== build 19 ==
// ALU
module ALU(
input clk,
input [15:0]a,b,
input [3*8:0] op,
output  reg [31:0]out
    );
Size: roughly 3100 cells after synthesis, roughly 32 flip-flops, about 90 I/O pins, about 0.018 mm2 of cells after synthesis.
clock: 14.7 ns
lec_check: 0
abc_area: 1
cap_margin: 20
core_aspect_ratio: 1.4
core_margin: 2
core_utilization: 72
cts_cluster_diameter: 367
cts_cluster_size: 10
place_density: 0.42
slew_margin: 20
run.sh (not shown) runs the stock make flow with config.mk's settings and CLKGATE_MAP_FILE=.
What ended build 19 was a tool error in detailed placement (3_5_place_dp); the run never finished.
diff inputs: build 19 => build 67
- CORE_ASPECT_RATIO no longer set, was 1.4
- CORE_UTILIZATION now 66, was 72
- PLACE_DENSITY no longer set, was 0.42
- CTS_CLUSTER_DIAMETER no longer set, was 367
- CTS_CLUSTER_SIZE no longer set, was 10
- the clock period (ns, I/O delays scaled along) now 35.4, was 14.7
Findings:
- The flow did not stop early for build 67: all stages ran, and the layout cleared the timing, DRC and antenna checks.
- Taking build 19 as the reference, in build 67 share of flip-flops with an asynchronous set or reset after synthesis roughly the same; horizontal die size higher.
- From build 19 to build 67, total cell area reported by yosys after synthesis did not move at all.
- Die size deteriorates in build 67 relative to build 19.
- Effective utilization at floorplan: build 19 and build 67 compared, lower one is build 67
[inputs] build 22 vs build 67
- a change of CORE_UTILIZATION from 66 to 40
- a deleted ABC_AREA that had been 1
- a change of the clock period (ns, I/O delays scaled along) from 35.4 to 28.0
[summary]
- Build 22 against build 67: detailed-route wire length per cell saw an increase, xor-xnor portion of the synthesized cell area saw an increase.
- | sequential share of layout area | build 22 vs build 67 | ≈ equal |
- Re number of optimization iterations in the first detailed-route pass: build 22 is 3 up on build 67.
- Slowest stage cell on the critical path: sky130_fd_sc_hd__or4_1 -> build 22, sky130_fd_sc_hd__clkdlybuf4s50_1 -> build 67
Edits applied to the flow inputs when going from build 22 to build 73:
- an added CTS_CLUSTER_SIZE of 93
- an added PLACE_DENSITY of 0.36
- a change of CORE_UTILIZATION from 40 to 56
- an added CTS_CLUSTER_DIAMETER of 190
- an added TNS_END_PERCENT of 15
- Looking at the reports, build 73 completed the entire flow and the layout it produced met the timing, DRC and antenna checks.
- Build 73 vs. build 22: routability-driven placement congestion ratio picked up an extra 3.8%, overall power picked up an extra 0.88%.
- Summary of build 73 over build 22: number of filler cells placed in the layout dropped 1612; die size lost about 28%; site row count now sits lower; setup slack fell 0.32 ns; proportion of cell area occupied by registers held.
- Total length of routed met2 wires (build 73 vs. build 22) decreases by more than 10%
- From build 73 to build 22, maximum level of the CTS H-tree did not move at all.
- Layout-stage area growth over the synthesis result was lower in the run labelled build 73.

Starting RTL as in the previous note.
==> flow/design.v (excerpt) <==
module ALU(
input clk,
input [15:0]a,b,
input [3*8:0] op,
output  reg [31:0]out
    );
wire [15:0]z1,z2;
wire [31:0]z3;
reg [15:0] a1, a2, a3, b1, b2, b3;
reg [1:0] sel;
wire Cout;
always @(*)
if(  op == "" || op == "~" || op == "|" || op == "&" || op == "~&" || op == "~|" ||
     op == "^" || op == "~^" || op == ">>" || op == "<<" || op == "asr" || 
     op == "asl" || op == "ror" || op == "rol" || op == "cmp" )
 sel = 2'b00;
else if(op == "+" || op == "-")
    sel = 2'b01;
else if( op == "*" )
    sel = 2'b10;
else
    sel = 2'b00;
logical L(a1, b1, op, z1);
arithmetic AA1( a2,b2,op,z2,Cout);
multiplier M( clk,a3, b3, z3);
always @(*)
case(sel)
2'b00 : begin
        a1 = a;
        a2 = 0;
        a3 = 0;
        b1 = b;
        b2 = 0;
        b3 = 0;
        out[15:0] = z1;
        out[31:16] = 0;
        end
2'b01  : begin
        a1 = 0;
        a2 = a;
        a3 = 0;
        b1 = 0;
        b2 = b;
        b3 = 0;
        out[15:0] = z2;
        out[16] = Cout;
        out[31:17] = 0;
        end     
default :  begin
        a1 = 0;
        a2 = 0;
        a3 = a;
        b1 = 0;
        b2 = 0;
        b3 = b;
       out = z3;
  ...
make LEC_CHECK=0 CAP_MARGIN=20 CORE_MARGIN=2 CORE_UTILIZATION=72 CTS_CLUSTER_DIAMETER=28 CTS_CLUSTER_SIZE=32 PLACE_DENSITY_LB_ADDON=0.12 SETUP_SLACK_MARGIN=3.01 SLEW_MARGIN=20 finish   # period 10.6 ns
The baseline ended with an error in detailed placement with DPL-0038.
Then changed:
CORE_UTILIZATION = 61   (was 72)
CTS_CLUSTER_DIAMETER = default   (was 28)
CTS_CLUSTER_SIZE = default   (was 32)
PLACE_DENSITY_LB_ADDON = default   (was 0.12)
SETUP_SLACK_MARGIN = 5.0   (was 3.01)
clock period = 28.0 ns   (was 10.6 ns; I/O delays follow)
With this change the flow ran to the end with no violations.
Synthesized area is unchanged.
Synthesized cell count stays the same.
Die area increases by 18%.
Then changed:
ABC_AREA = 1   (was default)
CORE_UTILIZATION = 41   (was 61)
CTS_CLUSTER_DIAMETER = 190   (was default)
CTS_CLUSTER_SIZE = 18   (was default)
SETUP_SLACK_MARGIN = default   (was 5.0)
What happened: Die area increases by well over a third; via count decreases by roughly a tenth; wire length went down by about a fifth; critical path depth is higher by 4; synthesized area climbs slightly; final cell count climbs by about a fifth; design area went down by about a fifth; sequential cell count does not change; combinational power came out higher by a quarter to a third.
Power figures rest on the tool's default switching activity, not on a simulated workload.
